==> flow/design.v <==
`timescale 1ns/1ps
module solution (
    input clk,
    input rst,
    input row_valid,
    input [281:0] row_data,
    output reg [63:0] splitters_hit,
    output reg done
);
    localparam WIDTH = 141;
    localparam HEIGHT = 142;
    localparam ROW_BITS = 282;
    reg [31:0] y;
    reg [WIDTH-1:0] active_mask;
    reg [ROW_BITS-1:0] current_row_data;
    wire [WIDTH-1:0] next_active;
    wire [15:0]      row_hit_count;  
    genvar i;
    wire [WIDTH-1:0] effective_active;
    wire [WIDTH-1:0] is_split;
    wire [WIDTH-1:0] beam_throwing_left;  
    wire [WIDTH-1:0] beam_throwing_right;  
    wire [WIDTH-1:0] beam_passing_down;    
    generate
        for (i=0; i<WIDTH; i=i+1) begin : cells
            wire [1:0] code = current_row_data[2*i+1 : 2*i];
            assign is_split[i] = (code == 2'd1);
            wire is_source = (code == 2'd2);
            assign effective_active[i] = active_mask[i] | is_source;
            assign beam_throwing_left[i]  = effective_active[i] & is_split[i];
            assign beam_throwing_right[i] = effective_active[i] & is_split[i];
            assign beam_passing_down[i]   = effective_active[i] & (~is_split[i]);
        end
    endgenerate
    generate
        for (i=0; i<WIDTH; i=i+1) begin : routing
            wire from_left;
            wire from_right;
            wire from_up;
            if (i == 0) assign from_left = 0;
            else assign from_left = beam_throwing_right[i-1];  
            if (i == WIDTH-1) assign from_right = 0;
            else assign from_right = beam_throwing_left[i+1];  
            assign from_up = beam_passing_down[i];
            assign next_active[i] = from_left | from_right | from_up;
        end
    endgenerate
    reg [15:0] pop_count;
    integer k;
    always @(*) begin
        pop_count = 0;
        for (k=0; k<WIDTH; k=k+1) begin
            if (effective_active[k] && is_split[k]) begin
                pop_count = pop_count + 1;
            end
        end
    end
    always @(posedge clk) begin
        if (rst) begin
            y <= 0;
            active_mask <= 0;
            splitters_hit <= 0;
            done <= 0;
        end else begin
            if (!done && row_valid) begin
                splitters_hit <= splitters_hit + pop_count;
                active_mask <= next_active;
                if (y == HEIGHT - 1) begin
                    done <= 1;
                end else begin
                    y <= y + 1;
                end
            end
        end
    end
    always @(*) begin
        current_row_data = row_data;
    end
endmodule
clock: 83.1 ns
lec_check: 0
abc_area: 1
cap_margin: 20
core_margin: 2
core_utilization: 68
place_density: 0.65
slew_margin: 20
tns_end_percent: 5
run.sh (not shown) runs the stock make flow with config.mk's settings and CLKGATE_MAP_FILE=.
The first run finished with setup timing left.
Edit:
--- a/flow/config.mk
+++ b/flow/config.mk
@@ -8,2 +8 @@
-export ABC_AREA = 1
-export CAP_MARGIN = 20
+export CAP_MARGIN = 0
@@ -11,2 +10,2 @@
-export CORE_UTILIZATION = 68
-export PLACE_DENSITY = 0.65
+export CORE_UTILIZATION = 72
+export MAX_ROUTING_LAYER = met4
@@ -14 +12,0 @@
-export TNS_END_PERCENT = 5
==> flow/constraint.sdc (replaced) <==
create_clock -name core_clock -period 49.8 [get_ports {clk}]
set_input_delay 9.9600 -clock core_clock [delete_from_list [all_inputs] [get_ports {clk}]]
set_output_delay 9.9600 -clock core_clock [all_outputs]
set_load 0.01 [all_outputs]
Effect: The changed run died in detailed placement (3_5_place_dp) (DPL-0038). Area after synthesis grows by 2.3%. Die size is lower by 3.4%. Synthesized cell count drops by 25%.
Edit:
--- a/flow/config.mk
+++ b/flow/config.mk
@@ -8 +8,2 @@
-export CAP_MARGIN = 0
+export ABC_AREA = 1
+export CAP_MARGIN = 20
@@ -10 +11 @@
-export CORE_UTILIZATION = 72
+export CORE_UTILIZATION = 37
==> flow/constraint.sdc (replaced) <==
create_clock -name core_clock -period 149.0 [get_ports {clk}]
set_input_delay 29.8000 -clock core_clock [delete_from_list [all_inputs] [get_ports {clk}]]
set_output_delay 29.8000 -clock core_clock [all_outputs]
set_load 0.01 [all_outputs]
Outcome: With this change the flow produced a clean layout. Die area climbs by about 90%. Synthesized area drops by 2.2%. Synthesized cell count climbs by about 34%.
Edit:
--- a/flow/config.mk
+++ b/flow/config.mk
@@ -8 +8 @@
-export ABC_AREA = 1
+export ABC_AREA = 0
@@ -11,2 +11,3 @@
-export CORE_UTILIZATION = 37
-export MAX_ROUTING_LAYER = met4
+export CORE_UTILIZATION = 58
+export CTS_CLUSTER_DIAMETER = 233
+export SETUP_SLACK_MARGIN = 5.0
@@ -13,0 +15 @@
+export TNS_END_PERCENT = 5
==> flow/constraint.sdc (replaced) <==
create_clock -name core_clock -period 53.8 [get_ports {clk}]
set_input_delay 10.7600 -clock core_clock [delete_from_list [all_inputs] [get_ports {clk}]]
set_output_delay 10.7600 -clock core_clock [all_outputs]
set_load 0.01 [all_outputs]
Effect: The new run finished but fails on setup timing. Sequential power rose to 2.7 times its value. Setup slack loses 59 ns. Wire length grows by about 54%. Count of clock-buffer cells in the layout went down by 6. Clock power went up to 2.7 times its value.
Edit:
--- a/flow/config.mk
+++ b/flow/config.mk
@@ -8 +7,0 @@
-export ABC_AREA = 0
@@ -11,3 +10 @@
-export CORE_UTILIZATION = 58
-export CTS_CLUSTER_DIAMETER = 233
-export SETUP_SLACK_MARGIN = 5.0
+export CORE_UTILIZATION = 40
@@ -15 +11,0 @@
-export TNS_END_PERCENT = 5
==> flow/constraint.sdc (replaced) <==
create_clock -name core_clock -period 96.9 [get_ports {clk}]
set_input_delay 19.3800 -clock core_clock [delete_from_list [all_inputs] [get_ports {clk}]]
set_output_delay 19.3800 -clock core_clock [all_outputs]
set_load 0.01 [all_outputs]
What happened:
- Now the flow completed without violations
- synthesized cell count does not change
- routed wire length came out lower by 21%
- power came out lower by 58%
- first-iteration DRC count came out lower by 48%
- final cell count came out lower by 11%
Edit:
--- a/flow/config.mk
+++ b/flow/config.mk
@@ -10 +10 @@
-export CORE_UTILIZATION = 40
+export CORE_UTILIZATION = 17
Global-route usage drops by 12 points. Setup slack loses 0.42 ns. Utilization drops by 27 points. Sequential share of layout area drops by 0.33 points. Count of clock-buffer cells in the layout drops by 3. Sequential power barely changes.

// solution: RTL as listed in full above, without the edits since
==> flow/config.mk <==
export PLATFORM = sky130hd
export DESIGN_NAME = solution
export DESIGN_NICKNAME = solution
export VERILOG_FILES = /design/flow/design.v
export SDC_FILE = /design/flow/constraint.sdc
export NUM_CORES = 4
export LEC_CHECK = 0
export CAP_MARGIN = 20
export CORE_MARGIN = 2
export CORE_UTILIZATION = 40
export SLEW_MARGIN = 20
==> flow/constraint.sdc <==
create_clock -name core_clock -period 100.0 [get_ports {clk}]
set_input_delay 20.0000 -clock core_clock [delete_from_list [all_inputs] [get_ports {clk}]]
set_output_delay 20.0000 -clock core_clock [all_outputs]
set_load 0.01 [all_outputs]
The baseline completed without violations.
Edit:
ABC_AREA = 1   (was not set)
CORE_UTILIZATION = 58   (was 40)
TNS_END_PERCENT = 5   (was not set)
clock period = 53.8 ns   (was 100.0 ns; I/O delays follow)
=> Now the flow ran to the end with violations: negative setup slack; combinational power rises to 2.6 times its value; final cell count rises by 32%; final area rises by 14%; worst hold slack stays flat; global-route usage rises by 7.1 points.
Edit:
CTS_CLUSTER_DIAMETER = 247   (was not set)
SETUP_SLACK_MARGIN = 2.1   (was not set)
=>
- The new run reached the layout checks and failed them: negative setup slack
- worst setup slack is unchanged
- core utilization is unchanged
- first-iteration DRC count does not change

// solution: RTL as listed in full above, without the edits since
Settings: LEC_CHECK=0, CAP_MARGIN=35, CORE_MARGIN=2, CORE_UTILIZATION=72, MAX_ROUTING_LAYER=met4, SLEW_MARGIN=20; clock period 49.8 ns.
The starting point stopped in detailed placement (3_5_place_dp).
Change:
--- a/flow/config.mk
+++ b/flow/config.mk
@@ -6,7 +6,9 @@
 export NUM_CORES = 4
 export LEC_CHECK = 0
-export CAP_MARGIN = 35
+export ABC_AREA = 0
+export CAP_MARGIN = 20
 export CORE_MARGIN = 2
-export CORE_UTILIZATION = 72
-export MAX_ROUTING_LAYER = met4
+export CORE_UTILIZATION = 58
+export SETUP_SLACK_MARGIN = 5.0
 export SLEW_MARGIN = 20
+export TNS_END_PERCENT = 5
==> flow/constraint.sdc (replaced) <==
create_clock -name core_clock -period 53.8 [get_ports {clk}]
set_input_delay 10.7600 -clock core_clock [delete_from_list [all_inputs] [get_ports {clk}]]
set_output_delay 10.7600 -clock core_clock [all_outputs]
set_load 0.01 [all_outputs]
Outcome:
- Now the flow finished but fails on negative setup slack
- synthesized area does not change
- synthesized cell count does not change
- die area rises by 24%
Change:
--- a/flow/config.mk
+++ b/flow/config.mk
@@ -6,9 +6,10 @@
 export NUM_CORES = 4
 export LEC_CHECK = 0
-export ABC_AREA = 0
+export ABC_AREA = 1
 export CAP_MARGIN = 20
 export CORE_MARGIN = 2
-export CORE_UTILIZATION = 58
-export SETUP_SLACK_MARGIN = 5.0
+export CORE_UTILIZATION = 70
+export PLACE_DENSITY = 0.66
+export SETUP_SLACK_MARGIN = 3.12
 export SLEW_MARGIN = 20
 export TNS_END_PERCENT = 5
==> flow/constraint.sdc (replaced) <==
create_clock -name core_clock -period 85.8 [get_ports {clk}]
set_input_delay 17.1600 -clock core_clock [delete_from_list [all_inputs] [get_ports {clk}]]
set_output_delay 17.1600 -clock core_clock [all_outputs]
set_load 0.01 [all_outputs]
=>
- The changed run produced a layout that fails on negative setup slack
- power falls by about 45%
- core utilization is about the same
- clock skew grows by 0.011 ns
- routed wire length falls by about 14%
- first-iteration DRC count is higher by about 7%
- synthesized cell count rose by about 34%
- critical path depth is higher by 64
- clock power drops by about 40%
Change:
--- a/flow/config.mk
+++ b/flow/config.mk
@@ -9,7 +9,6 @@
 export CAP_MARGIN = 20
 export CORE_MARGIN = 2
-export CORE_UTILIZATION = 70
-export PLACE_DENSITY = 0.66
-export SETUP_SLACK_MARGIN = 3.12
+export CORE_UTILIZATION = 58
+export CTS_CLUSTER_DIAMETER = 247
 export SLEW_MARGIN = 20
 export TNS_END_PERCENT = 5
==> flow/constraint.sdc (replaced) <==
create_clock -name core_clock -period 66.9 [get_ports {clk}]
set_input_delay 13.3800 -clock core_clock [delete_from_list [all_inputs] [get_ports {clk}]]
set_output_delay 13.3800 -clock core_clock [all_outputs]
set_load 0.01 [all_outputs]
The changed run finished with negative setup slack left.
Final area rose by 8.8%.
Non-clock buffer count rose by 663.
First-iteration DRC count is lower by 43%.
Die area is higher by 20%.
Sequential share of layout area falls by 0.56 points.
Total power rises by 29%.
Setup slack degrades by 13 ns.
Final cell count goes up by 6.9%.
Sequential power rose by 28%.

// solution: RTL as listed in full above, without the edits since
clock: 95.0 ns
lec_check: 0
abc_area: 1
cap_margin: 20
core_aspect_ratio: 1.1
core_margin: 2
core_utilization: 71
cts_cluster_diameter: 78
cts_cluster_size: 74
hold_slack_margin: 0.22
min_routing_layer: met2
place_density: 0.8
slew_margin: 20
tns_end_percent: 70
The starting point did not get past 5_1_grt.
Change:
ABC_AREA = 0   (was 1)
CORE_ASPECT_RATIO = 0.52   (was 1.1)
CORE_UTILIZATION = 61   (was 71)
CTS_CLUSTER_DIAMETER = 233   (was 78)
CTS_CLUSTER_SIZE = 37   (was 74)
HOLD_SLACK_MARGIN = default   (was 0.22)
MIN_ROUTING_LAYER = default   (was met2)
PLACE_DENSITY = default   (was 0.8)
PLACE_DENSITY_LB_ADDON = 0.13   (was default)
SETUP_SLACK_MARGIN = 5.0   (was default)
TNS_END_PERCENT = 5   (was 70)
clock period = 54.4 ns   (was 95.0 ns; I/O delays follow)
=> The changed run stopped in 5_1_grt. Die area rose by 19%. Synthesized area rose by 2.3%. Synthesized cell count fell by 25%.
Power is estimated from default activity; no workload was simulated.
